==> flow/design.v (excerpt) <==
module smul_q31 (
    input  logic        clk,
    input  logic        reset,
    input  logic        go,
    input  logic [31:0] left,
    input  logic [31:0] right,
    output logic [31:0] out,
    output logic        done
);
For scale: ~5300 cells after synthesis, ~98 flip-flops, roughly 0.041 sq mm of cells after synthesis.
==> flow/config.mk <==
export PLATFORM = sky130hd
export DESIGN_NAME = smul_q31
export DESIGN_NICKNAME = smul_q31
export VERILOG_FILES = /design/flow/design.v
export SDC_FILE = /design/flow/constraint.sdc
export NUM_CORES = 4
export LEC_CHECK = 0
export ABC_AREA = 1
export CAP_MARGIN = 20
export CELL_PAD_IN_SITES_DETAIL_PLACEMENT = 2
export CELL_PAD_IN_SITES_GLOBAL_PLACEMENT = 3
export CORE_MARGIN = 8
export CORE_UTILIZATION = 64
export CTS_CLUSTER_SIZE = 66
export GPL_ROUTABILITY_DRIVEN = 0
export GPL_TIMING_DRIVEN = 1
export MAX_ROUTING_LAYER = met4
export SETUP_SLACK_MARGIN = 1.5
export SLEW_MARGIN = 20
export TNS_END_PERCENT = 80
==> flow/constraint.sdc <==
create_clock -name core_clock -period 12.7 [get_ports {clk}]
set_input_delay 2.5400 -clock core_clock [delete_from_list [all_inputs] [get_ports {clk}]]
set_output_delay 2.5400 -clock core_clock [all_outputs]
set_load 0.01 [all_outputs]
run.sh (not shown) runs the stock make flow with config.mk's settings and CLKGATE_MAP_FILE=.
The baseline ended with an error in global placement without I/O (3_1_place_gp_skip_io) (GPL-0301).
Next try:
- ABC_AREA: 1 -> default
- CELL_PAD_IN_SITES_DETAIL_PLACEMENT: 2 -> default
- CELL_PAD_IN_SITES_GLOBAL_PLACEMENT: 3 -> default
- CORE_MARGIN: 8 -> 3
- CORE_UTILIZATION: 64 -> 70
- GPL_ROUTABILITY_DRIVEN: 0 -> default
- GPL_TIMING_DRIVEN: 1 -> default
- SETUP_SLACK_MARGIN: 1.5 -> default
- TNS_END_PERCENT: 80 -> default
- clock period: 12.7 -> 6.34 ns (I/O delays scaled with it)
The new run ran to the end with violations: negative setup slack.
Area after synthesis shrinks by 6.2%.
Die area drops by 20%.
Synthesized cell count falls by about 24%.
Next try:
- CORE_MARGIN: 3 -> 2
- CORE_UTILIZATION: 70 -> 9
- CTS_CLUSTER_SIZE: 66 -> default
- MAX_ROUTING_LAYER: met4 -> default
- SETUP_SLACK_MARGIN: default -> 2.5
- clock period: 6.34 -> 10.9 ns (I/O delays scaled with it)
Outcome:
- The new run ran to the end with no violations
- sequential share of layout area came out lower by 0.10 points
- clock skew came out higher by 0.018 ns
- wire length goes down by 1.3%

========
## the reference run
The RTL this note starts from:
==> flow/design.v <==
/*verilator lint_off MULTITOP*/
module num_rpad #(
    parameter int IN_WIDTH  = 32,
    parameter int OUT_WIDTH = 32
) (
    input  logic [ IN_WIDTH-1:0] in,
    output logic [OUT_WIDTH-1:0] out
);
  localparam int EXTEND = OUT_WIDTH - IN_WIDTH;
  assign out = {in, {EXTEND{1'b0}}};
endmodule
module num_sneg #(
    parameter int WIDTH = 32
) (
    input  logic signed [WIDTH-1:0] in,
    output logic signed [WIDTH-1:0] out
);
  assign out = -in;
endmodule
module num_sabs #(
    parameter int WIDTH = 32
) (
    input  logic signed [WIDTH-1:0] in,
    output logic signed [WIDTH-1:0] out
);
  assign out = in[WIDTH-1] ? -in : in;
endmodule
module num_min #(
    parameter int WIDTH = 32
) (
    input  logic [WIDTH-1:0] left,
    input  logic [WIDTH-1:0] right,
    output logic [WIDTH-1:0] out
);
  assign out = (left < right) ? left : right;
endmodule
module num_max #(
    parameter int WIDTH = 32
) (
    input  logic [WIDTH-1:0] left,
    input  logic [WIDTH-1:0] right,
    output logic [WIDTH-1:0] out
);
  assign out = (left > right) ? left : right;
endmodule
module num_smin #(
    parameter int WIDTH = 32
) (
    input  logic signed [WIDTH-1:0] left,
    input  logic signed [WIDTH-1:0] right,
    output logic signed [WIDTH-1:0] out
);
  assign out = (left < right) ? left : right;
endmodule
module num_smax #(
    parameter int WIDTH = 32
) (
    input  logic signed [WIDTH-1:0] left,
    input  logic signed [WIDTH-1:0] right,
    output logic signed [WIDTH-1:0] out
);
  assign out = (left > right) ? left : right;
endmodule
module num_ssignbit #(
    parameter int WIDTH = 32
) (
    input logic signed [WIDTH-1:0] in,
    output logic out
);
  assign out = in[WIDTH-1];
endmodule
module num_sadd #(
    parameter int LEFT_WIDTH = 32,
    parameter int LEFT_LSB = 0,
    parameter int RIGHT_WIDTH = 32,
    parameter int RIGHT_LSB = 0,
    parameter int OUT_WIDTH = 33
) (
    input  logic signed [ LEFT_WIDTH-1:0] left,
    input  logic signed [RIGHT_WIDTH-1:0] right,
    output logic signed [  OUT_WIDTH-1:0] out
);
  logic signed [  LEFT_LSB+LEFT_WIDTH-1:0] left_aligned;
  logic signed [RIGHT_LSB+RIGHT_WIDTH-1:0] right_aligned;
  assign left_aligned = {left, {LEFT_LSB{1'b0}}};
  assign right_aligned = {right, {RIGHT_LSB{1'b0}}};
  assign out = left_aligned + right_aligned;
endmodule
module num_smul #(
    parameter int LEFT_WIDTH = 32,
    parameter int RIGHT_WIDTH = 32,
    parameter int OUT_WIDTH = 64,
    parameter int OUT_LSB = 0
) (
    input  logic signed [ LEFT_WIDTH-1:0] left,
    input  logic signed [RIGHT_WIDTH-1:0] right,
    input  logic                          go,
    input  logic                          reset,
    input  logic                          clk,
    output logic signed [  OUT_WIDTH-1:0] out,
    output logic                          done
);
  logic [1:0] done_buffer;
  assign done = done_buffer[1];
  logic signed [       LEFT_WIDTH-1:0] left_tmp;
  logic signed [      RIGHT_WIDTH-1:0] right_tmp;
  logic signed [OUT_LSB+OUT_WIDTH-1:0] out_tmp;
  assign out = out_tmp[OUT_LSB+OUT_WIDTH-1:OUT_LSB];
  always_ff @(posedge clk) begin
    if (go) begin
      done_buffer[0] <= 1;
      done_buffer[1] <= done_buffer[0];
    end else begin
      done_buffer <= 0;
    end
  end
  always_ff @(posedge clk) begin
    if (!reset && go) begin
      left_tmp  <= left;
      right_tmp <= right;
    end else begin
      left_tmp  <= 0;
      right_tmp <= 0;
    end
  end
  always_ff @(posedge clk) begin
    if (reset) begin
      out_tmp <= 0;
    end else if (go) begin
      out_tmp <= left_tmp * right_tmp;
    end else begin
      out_tmp <= out_tmp;
    end
  end
endmodule
module smul_q31 (
    input  logic        clk,
    input  logic        reset,
    input  logic        go,
    input  logic [31:0] left,
    input  logic [31:0] right,
    output logic [31:0] out,
    output logic        done
);
  num_smul #(
      .LEFT_WIDTH (32),
      .RIGHT_WIDTH(32),
      .OUT_WIDTH  (32),
      .OUT_LSB    (31)
  ) mul (
      .left (left),
      .right(right),
      .go   (go),
      .reset(reset),
      .clk  (clk),
      .out  (out),
      .done (done)
  );
endmodule
make LEC_CHECK=0 CAP_MARGIN=20 CORE_MARGIN=2 CORE_UTILIZATION=72 CTS_CLUSTER_DIAMETER=373 CTS_CLUSTER_SIZE=95 SETUP_SLACK_MARGIN=0.39 SLEW_MARGIN=20 TNS_END_PERCENT=10 finish   # period 5.67 ns
Finished, but not clean: the reference run, with negative setup slack.
What the trial run does differently from the reference run at the input level:
- SETUP_SLACK_MARGIN: 0.39 -> unset
- CTS_CLUSTER_SIZE: 95 -> unset
- CTS_CLUSTER_DIAMETER: 373 -> unset
- PLACE_DENSITY: unset -> 0.42
- the clock period (ns, I/O delays scaled along): 5.67 -> 12.4
==> results <==
Per the final summary, the trial run finished and its layout is clean on timing, DRC and antenna.
As far as share of synthesized area spent on multiplexers goes, the trial run and the reference run are indistinguishable; the numbers are identical.
The trial run: area overhead of the layout relative to synthesis 13 points below the reference run
Diff the reference run..the trial run | post-cts hold-fix buffer tally | unchanged
Re path length in cells of the critical path: the trial run is 19% down on the reference run.
The trial run vs. the reference run: proportion of power drawn by the clock network went up by 2.6 points.
Total routing usage reported by global routing is higher on the reference run
First-pass GRT wire length improves in the trial run relative to the reference run.
The trial run vs the reference run, sum of buffers and inverters on the critical path went down by 3.
[diff] final worst setup slack, the trial run relative to the reference run: improvement
Routed wire length: the trial run vs the reference run down 14,000 um
In the flow results for the reference run and the trial run, the signal arrival time at the worst endpoint is larger on the trial run.
Power and IR drop assume default switching activity.
